==> flow/design.v (excerpt) <==
module atomik_top_parallel #(
    parameter integer SYS_CLK_HZ = 94_500_000,
    parameter integer BAUD_RATE  = 115200,
    parameter integer N_BANKS    = 4
)(
    input  wire       sys_clk,
    input  wire       sys_rst_n,
    input  wire       uart_rx,
    output wire       uart_tx,
    output wire [5:0] led
);
Size in the first run: about 4,600 cells after synthesis, ~10 I/O pins, about 37,000 um2 of cells after synthesis.
Settings: LEC_CHECK=0, ABC_AREA=1, CAP_MARGIN=40, CELL_PAD_IN_SITES_DETAIL_PLACEMENT=2, CELL_PAD_IN_SITES_GLOBAL_PLACEMENT=2, CORE_MARGIN=2, CORE_UTILIZATION=32, GPL_TIMING_DRIVEN=0, MAX_ROUTING_LAYER=met5, PLACE_DENSITY=0.6, SETUP_SLACK_MARGIN=-0.21, SLEW_MARGIN=20; clock period 10.2 ns.
run.sh (not shown) runs the stock make flow with config.mk's settings and CLKGATE_MAP_FILE=.
Change:
- ABC_AREA: 1 -> not set
- CAP_MARGIN: 40 -> 20
- CORE_UTILIZATION: 32 -> 20
- GPL_ROUTABILITY_DRIVEN: not set -> 1
- GPL_TIMING_DRIVEN: 0 -> 1
- HOLD_SLACK_MARGIN: not set -> 0.12
- MAX_ROUTING_LAYER: met5 -> not set
- PLACE_DENSITY: 0.6 -> not set
- SETUP_SLACK_MARGIN: -0.21 -> not set
- SLEW_MARGIN: 20 -> 15
- clock period: 10.2 -> 5.32 ns (I/O delays scaled with it)
Effect:
- setup slack got worse by 4400 ps
- final cell count shrinks by 11%
- register-to-register slack got worse by 5300 ps
- via count is lower by 19%
- total power increases by 91%

Starting RTL as in the previous note.
Settings: LEC_CHECK=0, ABC_AREA=1, CAP_MARGIN=15, CORE_MARGIN=2, CORE_UTILIZATION=72, CTS_CLUSTER_SIZE=14, HOLD_SLACK_MARGIN=0.29, PLACE_DENSITY_LB_ADDON=0.19, SETUP_SLACK_MARGIN=0.78, SLEW_MARGIN=20; clock period 3.21 ns.
==> next run, changes <==
- ABC_AREA: 1 -> default
- CAP_MARGIN: 15 -> 20
- CORE_UTILIZATION: 72 -> 70
- CTS_CLUSTER_SIZE: 14 -> default
- HOLD_SLACK_MARGIN: 0.29 -> default
- PLACE_DENSITY_LB_ADDON: 0.19 -> default
- SETUP_SLACK_MARGIN: 0.78 -> 0.8
- clock period: 3.21 -> 3.17 ns (I/O delays scaled with it)
=> Now the flow finished with setup timing left; wire length went down by 1.4%; sequential power went up by about 1%; area after synthesis went down by 7.0%; cell area went down by 5.3%; non-clock buffer count went up by 43; die size went down by 4.3%; total power went up by 1.7%; utilization went down by 0.70 points; via count went down by 16%.
==> next run, changes <==
- ABC_AREA: default -> 1
- CORE_UTILIZATION: 70 -> 72
- CTS_CLUSTER_SIZE: default -> 80
What happened:
- This time the run ran to the end with no violations
- wire length increases by 2.1%
- die area increases by 4.5%
- non-clock buffer count decreases by 21
- power decreases by 1.5%
==> next run, changes <==
- CAP_MARGIN: 20 -> 0
- CELL_PAD_IN_SITES_DETAIL_PLACEMENT: default -> 0
- CORE_ASPECT_RATIO: default -> 0.88
- CTS_CLUSTER_DIAMETER: default -> 27
- CTS_CLUSTER_SIZE: 80 -> 29
- GPL_ROUTABILITY_DRIVEN: default -> 1
- PLACE_DENSITY_LB_ADDON: default -> 0.2
- SETUP_SLACK_MARGIN: 0.8 -> 0.77
- SLEW_MARGIN: 20 -> 40
This time the run finished with setup timing left.
Final area goes up by a little under a tenth.
Cell count went up by a few percent.
Die area stays flat.
Utilization rises by 5.5 points.
Wire length went up by about a fifth.

## job 3435
atomik_top_parallel again, from the RTL that the note above started with.
clock: 5.43 ns
lec_check: 0
cap_margin: 40
cell_pad_in_sites_detail_placement: 0
core_margin: 2
core_utilization: 40
cts_cluster_diameter: 278
cts_cluster_size: 29
gpl_routability_driven: 1
setup_slack_margin: 0.77
slew_margin: 20
tns_end_percent: 5
Job 3435 completed end to end with timing, DRC and antenna clean.
--- input diff job 3435..job 3220 ---
- removing GPL_ROUTABILITY_DRIVEN (formerly 1)
- setting PLACE_DENSITY to 0.38 for the first time
- changing CTS_CLUSTER_SIZE from 29 to 17
- removing CTS_CLUSTER_DIAMETER (formerly 278)
- setting ABC_AREA to 1 for the first time
- changing SETUP_SLACK_MARGIN from 0.77 to 0.82
- removing TNS_END_PERCENT (formerly 5)
- changing CORE_UTILIZATION from 40 to 72
- changing CAP_MARGIN from 40 to 20
- removing CELL_PAD_IN_SITES_DETAIL_PLACEMENT (formerly 0)
- changing the clock period (ns, I/O delays scaled along) from 5.43 to 3.17
[summary]
- Going from job 3435 to job 3220, global-route wire length before repair grows by 16000 µm.
- Per the final summary, job 3220 finished and its layout is clean on timing, DRC and antenna.
- The setup slack of job 3220 is smaller than that of job 3435.
- Job 3220 ends up with lower fraction of standard cell area in multi-input logic than job 3435 does.
What job 168 does differently from job 3220 at the input level:
- changing CAP_MARGIN from 20 to 0
- setting MAX_ROUTING_LAYER to met4 for the first time
- changing PLACE_DENSITY from 0.38 to 0.6
- setting GPL_TIMING_DRIVEN to 0 for the first time
- removing ABC_AREA (formerly 1)
- changing SETUP_SLACK_MARGIN from 0.82 to -0.21
- removing CTS_CLUSTER_SIZE (formerly 17)
- changing CORE_UTILIZATION from 72 to 40
- changing the clock period (ns, I/O delays scaled along) from 3.17 to 10.2
Findings:
- Going from job 3220 to job 168, logic area shrank by a little under 10%.
- Number of H-tree branching levels delta (job 3220 -> job 168): insignificant
- Against job 3220, job 168 comes in 38 lower on maximum number of pins on one net before global-route repair.
- From job 168 to job 3220, top-level I/O count did not move at all.
- Against job 3220, detailed-route wire length per cell in job 168 rose by a little under 10%.
- Job 168 vs. job 3220: non-clock buffer count went up 152, via count of the first global-routing pass went down 21%.
Input-level comparison between job 9398 and job 168:
- CORE_UTILIZATION now 32, was 40
- CELL_PAD_IN_SITES_DETAIL_PLACEMENT now 2, previously not set
- CAP_MARGIN now 40, was 0
--- outcome ---
| first-pass GRT wire length | job 9398 vs job 168 | worse |. Per the comparison of job 9398 with job 168, antenna diode instance count climbed 10, highest attainable clock frequency -about 5%, post-route core utilization -8.9 points, total buffers and inverters traversed by the critical path shows no meaningful change. From job 168 to job 9398 the numbers moved as follows: part of the total power dissipated in the clock network moved up; clock-pin transition on the worst setup and hold timing paths stayed essentially flat; met3 usage increased by 3.0 points relative to the old numbers. The final area of job 9398 exceeds that of job 168 by about 1.3%. Width of the die was lower in the run labelled job 168.
Edits applied to the flow inputs when going from job 9398 to job 5124:
- CAP_MARGIN now 20, was 40
- MIN_ROUTING_LAYER now met2, previously not set
- GPL_ROUTABILITY_DRIVEN now 0, previously not set
- CORE_UTILIZATION now 50, was 32
- PLACE_DENSITY no longer set, was 0.6
- CTS_CLUSTER_DIAMETER now 121, previously not set
- GPL_TIMING_DRIVEN no longer set, was 0
- SETUP_SLACK_MARGIN no longer set, was -0.21
- HOLD_SLACK_MARGIN now -0.04, previously not set
- the clock period (ns, I/O delays scaled along) now 4.53, was 10.2
Notes after the runs:
- Changes observed in job 5124 relative to job 9398: floorplan utilization now sits higher; row count -24.
- Job 5124 against job 9398; instance count after placement with tap cells included is down by more than 10%.
- Job 5124 never completed; the flow aborted with a tool error in global routing.
- Number of gates resized after CTS is lower on job 9398
- Of job 9398 and job 5124, the run reporting the lower worst setup slack after placement was job 5124.
- Between job 5124 and job 9398, the clock tree buffer depth does not differ in any meaningful way.
- Compared with job 9398, job 5124 shows chip area that has gone down by more than a quarter.
- From job 9398 to job 5124, number of different library cells in the post-synthesis netlist did not move at all.
Inputs modified between job 5124 and job 8638:
- removing CELL_PAD_IN_SITES_DETAIL_PLACEMENT (formerly 2)
- removing HOLD_SLACK_MARGIN (formerly -0.04)
- removing CTS_CLUSTER_DIAMETER (formerly 121)
- removing MIN_ROUTING_LAYER (formerly met2)
- removing MAX_ROUTING_LAYER (formerly met4)
- removing GPL_ROUTABILITY_DRIVEN (formerly 0)
- changing CORE_UTILIZATION from 50 to 64
- changing the clock period (ns, I/O delays scaled along) from 4.53 to 5.12
[summary]
Job 8638 finished all stages; the layout is clean.
Changes observed in job 8638 relative to job 5124: placed wire-length estimate after detailed placement decreased 36%, post-cts hold buffer count essentially unchanged, number of buffers added by the clock tree synthesis step decreased about 5%, core utilization before placement increased 14 points.
Diff job 5124 -> job 8638: summed standard-cell area reported by yosys shows no meaningful change, total instance count after detailed placement dropped about 4.5%, count of state elements after synthesis held steady, die size saw a decrease, area after detailed placement now smaller.
Power figures rest on the tool's default switching activity, not on a simulated workload.
